Design alu_top, start of the top module:
module alu_top(CLK, OP1, OP2, OPRN, OUT, ZERO);
	input CLK;
	input [31:0] OP1;
	input [31:0] OP2;
	input [5:0] OPRN;
	output [31:0] OUT;
	output ZERO;
	reg [31:0] op1_q, op2_q;
	reg [5:0] oprn_q;
	reg [31:0] out_q;
	reg zero_q;
	wire [31:0] alu_out;
	wire alu_zero;
	ALU alu_inst(alu_out, alu_zero, op1_q, op2_q, oprn_q);
	always @(posedge CLK) begin
		op1_q <= OP1;
		op2_q <= OP2;
		oprn_q <= OPRN;
		out_q <= alu_out;
		zero_q <= alu_zero;
	end
	assign OUT = out_q;
	assign ZERO = zero_q;
endmodule
Size in the first run: roughly 3200 cells after synthesis, ~100 flip-flops, ~24000 um2 of cells after synthesis.
Settings: LEC_CHECK=0, ABC_AREA=1, CAP_MARGIN=20, CORE_MARGIN=2, CORE_UTILIZATION=64, CTS_CLUSTER_SIZE=100, PLACE_DENSITY=0.36, SLEW_MARGIN=20; clock period 22.8 ns.
run.sh (not shown) runs the stock make flow with config.mk's settings and CLKGATE_MAP_FILE=.
The baseline completed and failed the layout checks on setup timing.
Then changed:
--- a/flow/config.mk
+++ b/flow/config.mk
@@ -7,8 +7,6 @@
 export LEC_CHECK = 0
-export ABC_AREA = 1
 export CAP_MARGIN = 20
 export CORE_MARGIN = 2
-export CORE_UTILIZATION = 64
-export CTS_CLUSTER_SIZE = 100
-export PLACE_DENSITY = 0.36
+export CORE_UTILIZATION = 61
 export SLEW_MARGIN = 20
+export TNS_END_PERCENT = 5
==> flow/constraint.sdc (replaced) <==
create_clock -name core_clock -period 27.7 [get_ports {CLK}]
set_input_delay 5.5400 -clock core_clock [delete_from_list [all_inputs] [get_ports {CLK}]]
set_output_delay 5.5400 -clock core_clock [all_outputs]
set_load 0.01 [all_outputs]
The new run reached the layout checks and failed them: setup timing.
Utilization falls by 4.3 points.
Routed wire length came out higher by a quarter to a third.
Via count rose slightly.
Register-to-register slack improved by 3.1 ns.
Hold slack improves by 0.21 ns.
Synthesized area came out lower by a few percent.
Then changed:
--- a/flow/config.mk
+++ b/flow/config.mk
@@ -9,3 +9,5 @@
 export CORE_MARGIN = 2
-export CORE_UTILIZATION = 61
+export CORE_UTILIZATION = 70
+export CTS_CLUSTER_SIZE = 31
+export PLACE_DENSITY_LB_ADDON = 0.26
 export SLEW_MARGIN = 20
Now the flow died in global routing.
Synthesized area stays the same.
Die size is lower by 13%.
Synthesized cell count is unchanged.
Then changed:
--- a/flow/config.mk
+++ b/flow/config.mk
@@ -7,8 +7,6 @@
 export LEC_CHECK = 0
+export ABC_AREA = 1
 export CAP_MARGIN = 20
 export CORE_MARGIN = 2
-export CORE_UTILIZATION = 70
-export CTS_CLUSTER_SIZE = 31
-export PLACE_DENSITY_LB_ADDON = 0.26
+export CORE_UTILIZATION = 64
 export SLEW_MARGIN = 20
-export TNS_END_PERCENT = 5
==> flow/constraint.sdc (replaced) <==
create_clock -name core_clock -period 36.5 [get_ports {CLK}]
set_input_delay 7.3000 -clock core_clock [delete_from_list [all_inputs] [get_ports {CLK}]]
set_output_delay 7.3000 -clock core_clock [all_outputs]
set_load 0.01 [all_outputs]
This time the run ran to the end with no violations.
Die size climbs by roughly a tenth.
Area after synthesis climbs by a few percent.
Synthesized cell count climbs by a quarter to a third.
Then changed:
--- a/flow/config.mk
+++ b/flow/config.mk
@@ -7,6 +7,6 @@
 export LEC_CHECK = 0
-export ABC_AREA = 1
 export CAP_MARGIN = 20
 export CORE_MARGIN = 2
-export CORE_UTILIZATION = 64
+export CORE_UTILIZATION = 68
+export SETUP_SLACK_MARGIN = -0.59
 export SLEW_MARGIN = 20
==> flow/constraint.sdc (replaced) <==
create_clock -name core_clock -period 8.64 [get_ports {CLK}]
set_input_delay 1.7280 -clock core_clock [delete_from_list [all_inputs] [get_ports {CLK}]]
set_output_delay 1.7280 -clock core_clock [all_outputs]
set_load 0.01 [all_outputs]
=>
- The changed run aborted during global routing (GRT-0116)
- die size goes down by a little under a tenth
- synthesized area is lower by a few percent
- synthesized cell count drops by about a fifth

* * *

## build 40
alu_top again, from the RTL that the note above started with.
export LEC_CHECK = 0
export CAP_MARGIN = 30
export CORE_MARGIN = 6
export CORE_UTILIZATION = 40
export GPL_TIMING_DRIVEN = 0
export SETUP_SLACK_MARGIN = 3.43
export SLEW_MARGIN = 20
create_clock -name core_clock -period 29.5 [get_ports {CLK}]
The flow did not stop early for build 40: all stages ran, and the layout cleared the timing, DRC and antenna checks.
Edits applied to the flow inputs when going from build 40 to build 37:
Settings: setting ABC_AREA to 0 for the first time; changing CAP_MARGIN from 30 to 20; setting CTS_CLUSTER_SIZE to 100 for the first time; changing CORE_UTILIZATION from 40 to 22; changing SETUP_SLACK_MARGIN from 3.43 to 1.98; changing CORE_MARGIN from 6 to 2; setting CELL_PAD_IN_SITES_GLOBAL_PLACEMENT to 1 for the first time; setting TNS_END_PERCENT to 30 for the first time; setting CORE_ASPECT_RATIO to 0.5 for the first time; removing GPL_TIMING_DRIVEN (formerly 0); setting CTS_CLUSTER_DIAMETER to 348 for the first time; changing SLEW_MARGIN from 20 to 0.
## What came out
- The lower hold slack came out of build 37.
- Looking only at wire length reported by the detailed router, and setting everything else aside, the higher value of build 37 and build 40 goes to build 40.
- Sequential share of layout area: build 37 vs build 40 — no meaningful difference
- Worst slack after detailed placement: build 37 vs build 40 up 1.88 ns
- Cell area improves in build 37 relative to build 40.
- The global routing usage on met1 of build 37 falls short of that of build 40 by 33 points.
- | area overhead of the layout relative to synthesis | build 37 vs build 40 | 0.52 points lower |
Edits applied to the flow inputs when going from build 37 to build 36:
Settings: removing TNS_END_PERCENT (formerly 30); removing ABC_AREA (formerly 0); removing CTS_CLUSTER_SIZE (formerly 100); removing CTS_CLUSTER_DIAMETER (formerly 348); changing CORE_UTILIZATION from 22 to 58; removing SETUP_SLACK_MARGIN (formerly 1.98); changing SLEW_MARGIN from 0 to 20; removing CORE_ASPECT_RATIO (formerly 0.5); removing CELL_PAD_IN_SITES_GLOBAL_PLACEMENT (formerly 1); changing the clock period (ns, I/O delays scaled along) from 29.5 to 24.2.
==> comparison <==
Summary of build 37 and build 36: one run falls short of a clean finish, namely build 36. Build 36: all stages done; final checks FAILED (negative setup slack). Measured against build 37, the die extent in x of build 36 comes out at 0.44 times the reference value. Build 36 -> build 37: count of different cell masters after synthesis delta 0, exact match. In terms of clock-cell share of area, build 37 and build 36 differ only marginally. For build 36, the top layer used by detailed routing was met5, unlike build 37, where it was met4. Cmp build 37 and build 36 / area taken by multi-input logic gates / lower: build 37. The first-pass GRT wire length of build 36 is higher than that of build 37. [build 36] cell count fell about 20% relative to build 37. NOTE: worst setup slack in build 36 falls short of that of build 37. Between build 36 and build 37, the number of hold-slack violations in the final timing report does not differ in any meaningful way. In build 36, the global-route usage came out 36 points above the value in build 37. Register share of the cell area: build 36 vs build 37 — no meaningful difference.
[inputs] build 72 vs build 36
Settings: CTS_CLUSTER_DIAMETER newly set to 240; CORE_UTILIZATION changed from 58 to 65; the clock period (ns, I/O delays scaled along) changed from 24.2 to 27.8.
==> comparison <==
Diff build 36 -> build 72: global routing met2 resource utilization dropped 0.21 points, routed wire length on met3 rose about 6%, initial detailed-routing violation count has increased. Compared with build 36, in build 72 final cell count without fillers lost about 3.7%, final instance area lost 2.1%. Of build 72 and build 36, build 72 shows the higher global-route usage, with build 36 below it. Going from build 36 to build 72, overall die area shrinks by 11%. For the critical path depth, build 72 came in 1 lower than build 36 did. Status build 72: flow complete, layout not clean - negative setup slack. Number of nets in the layout: build 72 lower than build 36.

* * *

alu_top again, from the RTL that the note above started with.
==> flow/design.v (excerpt) <==
module alu_top(CLK, OP1, OP2, OPRN, OUT, ZERO);
	input CLK;
	input [31:0] OP1;
	input [31:0] OP2;
	input [5:0] OPRN;
	output [31:0] OUT;
	output ZERO;
	reg [31:0] op1_q, op2_q;
	reg [5:0] oprn_q;
	reg [31:0] out_q;
	reg zero_q;
	wire [31:0] alu_out;
	wire alu_zero;
	ALU alu_inst(alu_out, alu_zero, op1_q, op2_q, oprn_q);
	always @(posedge CLK) begin
		op1_q <= OP1;
		op2_q <= OP2;
		oprn_q <= OPRN;
		out_q <= alu_out;
		zero_q <= alu_zero;
	end
	assign OUT = out_q;
	assign ZERO = zero_q;
endmodule
Settings: LEC_CHECK=0, CAP_MARGIN=20, CORE_MARGIN=2, CORE_UTILIZATION=40, CTS_CLUSTER_DIAMETER=348, CTS_CLUSTER_SIZE=100, PLACE_DENSITY=0.9, SETUP_SLACK_MARGIN=-2.0, SLEW_MARGIN=0, TNS_END_PERCENT=30; clock period 29.5 ns.
The starting point produced a layout that fails on negative setup slack.
Rerun with:
Settings changed: ABC_AREA set to 0, CELL_PAD_IN_SITES_GLOBAL_PLACEMENT set to 1, CORE_ASPECT_RATIO set to 0.5, CORE_UTILIZATION 40 to 49, SETUP_SLACK_MARGIN -2.0 to 1.98, SLEW_MARGIN 0 to 40.
This time the run went through all stages and came out clean.
Wire length drops by 3.0%.
Utilization climbs by 12 points.
Via count drops by 3.5%.
Sequential cell count stays the same.
Register-to-register slack improves by 1.6 ns.
Setup slack improves by 1.6 ns.
Rerun with:
Settings changed: ABC_AREA 0 to not set, CELL_PAD_IN_SITES_GLOBAL_PLACEMENT 1 to not set, CORE_ASPECT_RATIO 0.5 to not set, CORE_UTILIZATION 49 to 40, CTS_CLUSTER_DIAMETER 348 to not set, CTS_CLUSTER_SIZE 100 to not set, PLACE_DENSITY 0.9 to not set, SETUP_SLACK_MARGIN 1.98 to not set, SLEW_MARGIN 40 to 20, TNS_END_PERCENT 30 to not set.
Clock period 29.5 ns to 29.0 ns, I/O delays scaled along.
Effect:
- design area goes up by about 1.6%
- die size goes up by 22%
- non-clock buffer count goes up by 35
- clock-buffer cell count stays the same
- fmax hardly moves
- critical path depth goes down by 2

* * *

Starting RTL as in the previous note.
Settings: LEC_CHECK=0, ABC_AREA=0, CAP_MARGIN=20, CELL_PAD_IN_SITES_GLOBAL_PLACEMENT=1, CORE_ASPECT_RATIO=0.5, CORE_MARGIN=2, CORE_UTILIZATION=49, CTS_CLUSTER_DIAMETER=348, CTS_CLUSTER_SIZE=100, PLACE_DENSITY=0.42, SETUP_SLACK_MARGIN=1.98, SLEW_MARGIN=0, TNS_END_PERCENT=30; clock period 29.5 ns.
The first run passed the timing, DRC and antenna checks.
Change:
--- a/flow/config.mk
+++ b/flow/config.mk
@@ -9,10 +9,10 @@
 export CAP_MARGIN = 20
 export CELL_PAD_IN_SITES_GLOBAL_PLACEMENT = 1
-export CORE_ASPECT_RATIO = 0.5
+export CORE_ASPECT_RATIO = 1.86
 export CORE_MARGIN = 2
-export CORE_UTILIZATION = 49
+export CORE_UTILIZATION = 40
 export CTS_CLUSTER_DIAMETER = 348
 export CTS_CLUSTER_SIZE = 100
-export PLACE_DENSITY = 0.42
+export PLACE_DENSITY = 0.69
 export SETUP_SLACK_MARGIN = 1.98
 export SLEW_MARGIN = 0
What happened: Die size rises by 22%; worst hold slack gets better by 0.0046 ns; area after synthesis stays the same; routed wire length rises by 35%; non-clock buffer count rises by 54; fmax falls by 0.76%; clock skew rises by 0.011 ns; utilization falls by 9.2 points; clock-buffer cell count rises by 2.
Change:
==> flow/config.mk (replaced) <==
export PLATFORM = sky130hd
export DESIGN_NAME = alu_top
export DESIGN_NICKNAME = alu_top
export VERILOG_FILES = /design/flow/design.v
export SDC_FILE = /design/flow/constraint.sdc
export NUM_CORES = 4
export LEC_CHECK = 0
export CAP_MARGIN = 20
export CORE_MARGIN = 2
export CORE_UTILIZATION = 57
export SLEW_MARGIN = 20
==> flow/constraint.sdc (replaced) <==
create_clock -name core_clock -period 10.1 [get_ports {CLK}]
set_input_delay 2.0200 -clock core_clock [delete_from_list [all_inputs] [get_ports {CLK}]]
set_output_delay 2.0200 -clock core_clock [all_outputs]
set_load 0.01 [all_outputs]
Effect: The changed run reached the layout checks and failed them: negative setup slack. Utilization is higher by 24 points. Maximum frequency is lower by 3.3%. Final area is higher by 6.9%. Worst setup slack is worse by 20 ns. Synthesized cell count is unchanged. Routed wire length is higher by 9.9%. Area after synthesis does not change. Die area is lower by 29%.
Change:
--- a/flow/config.mk
+++ b/flow/config.mk
@@ -8,4 +8,5 @@
 export CAP_MARGIN = 20
 export CORE_MARGIN = 2
-export CORE_UTILIZATION = 57
+export CORE_UTILIZATION = 61
 export SLEW_MARGIN = 20
+export TNS_END_PERCENT = 5
==> flow/constraint.sdc (replaced) <==
create_clock -name core_clock -period 8.7 [get_ports {CLK}]
set_input_delay 1.7400 -clock core_clock [delete_from_list [all_inputs] [get_ports {CLK}]]
set_output_delay 1.7400 -clock core_clock [all_outputs]
set_load 0.01 [all_outputs]
Result: The changed run finished but fails on negative setup slack. Hold slack is worse by 0.034 ns. Routed wire length stays flat. Critical path depth shrinks by 3. Cell area shrinks by 2.4%. Utilization grows by 3.7 points. Register-to-register slack is worse by 3.3 ns. Setup slack is worse by 3.3 ns. Final cell count shrinks by 0.42%. Die size shrinks by 6.4%.
Change:
--- a/flow/config.mk
+++ b/flow/config.mk
@@ -8,5 +8,5 @@
 export CAP_MARGIN = 20
 export CORE_MARGIN = 2
-export CORE_UTILIZATION = 61
+export CORE_UTILIZATION = 58
 export SLEW_MARGIN = 20
 export TNS_END_PERCENT = 5
==> flow/constraint.sdc (replaced) <==
create_clock -name core_clock -period 8.64 [get_ports {CLK}]
set_input_delay 1.7280 -clock core_clock [delete_from_list [all_inputs] [get_ports {CLK}]]
set_output_delay 1.7280 -clock core_clock [all_outputs]
set_load 0.01 [all_outputs]
Result: The new run finished with negative setup slack left. Maximum frequency rose by roughly a tenth. Synthesized area stays the same. Worst hold slack improves by 0.014 ns. Final cell count rose slightly. Setup slack improves by 2.9 ns. Synthesized cell count is unchanged.

* * *

== run A ==
Starting RTL as in the previous note.
// alu_top
module alu_top(CLK, OP1, OP2, OPRN, OUT, ZERO);
	input CLK;
	input [31:0] OP1;
	input [31:0] OP2;
	input [5:0] OPRN;
	output [31:0] OUT;
	output ZERO;
	reg [31:0] op1_q, op2_q;
	reg [5:0] oprn_q;
	reg [31:0] out_q;
	reg zero_q;
	wire [31:0] alu_out;
	wire alu_zero;
	ALU alu_inst(alu_out, alu_zero, op1_q, op2_q, oprn_q);
	always @(posedge CLK) begin
		op1_q <= OP1;
		op2_q <= OP2;
		oprn_q <= OPRN;
		out_q <= alu_out;
		zero_q <= alu_zero;
	end
	assign OUT = out_q;
	assign ZERO = zero_q;
endmodule
Settings: LEC_CHECK=0, CAP_MARGIN=30, CELL_PAD_IN_SITES_GLOBAL_PLACEMENT=1, CORE_MARGIN=6, CORE_UTILIZATION=40, GPL_ROUTABILITY_DRIVEN=1, GPL_TIMING_DRIVEN=0, HOLD_SLACK_MARGIN=0.29, MIN_ROUTING_LAYER=met2, SETUP_SLACK_MARGIN=3.43, SLEW_MARGIN=20; clock period 26.5 ns.
Run A is listed as incomplete: the tool reported an error in 5_1_grt and the run ended there.
What run B does differently from run A at the input level:
==> flow/config.mk <==
export PLATFORM = sky130hd
export DESIGN_NAME = alu_top
export DESIGN_NICKNAME = alu_top
export VERILOG_FILES = /design/flow/design.v
export SDC_FILE = /design/flow/constraint.sdc
export NUM_CORES = 4
export LEC_CHECK = 0
export CAP_MARGIN = 20
export CORE_MARGIN = 2
export CORE_UTILIZATION = 65
export SLEW_MARGIN = 20
==> flow/constraint.sdc <==
create_clock -name core_clock -period 24.1 [get_ports {CLK}]
set_input_delay 4.8200 -clock core_clock [delete_from_list [all_inputs] [get_ports {CLK}]]
set_output_delay 4.8200 -clock core_clock [all_outputs]
set_load 0.01 [all_outputs]
Findings:
- Compared to run A, run B has height of the die 24% lower.
- Run B vs run A: die area down in run B
- Run A → run B: number of placed instances with taps included decreased by 355 relative to the old numbers, area of the core decreased by 0.021 mm² relative to the old numbers, initial standard-cell utilization of the core increased by 25 points relative to the old numbers, mux cell area share after synthesis closely matched the old numbers.
- Depth of the CTS H-tree came out exactly the same in run A and run B.
- Run B failed in 5_1_grt with GRT-0232.
- Run A: aborted in 5_1_grt (tool error)
- Run B vs run A: buffers inserted during post-CTS setup optimization down in run B
## Diff of input files: run C against run B
diff --git a/flow/config.mk b/flow/config.mk
--- a/flow/config.mk
+++ b/flow/config.mk
@@ -9,3 +9,3 @@
 export CORE_MARGIN = 2
-export CORE_UTILIZATION = 65
+export CORE_UTILIZATION = 40
 export SLEW_MARGIN = 20
==> flow/constraint.sdc <==
create_clock -name core_clock -period 29.5 [get_ports {CLK}]
set_input_delay 5.9000 -clock core_clock [delete_from_list [all_inputs] [get_ports {CLK}]]
set_output_delay 5.9000 -clock core_clock [all_outputs]
set_load 0.01 [all_outputs]
==> comparison <==
- In summary, run C completed successfully, with a layout that passed the timing, DRC and antenna checks.
- Of run C and run B, run C shows the higher height of the chip, with run B below it.
- In the tables for run C and run B, horizontal die dimension reads higher with run C.
- Weighted congestion at the end of routability-driven global placement: run C < run B
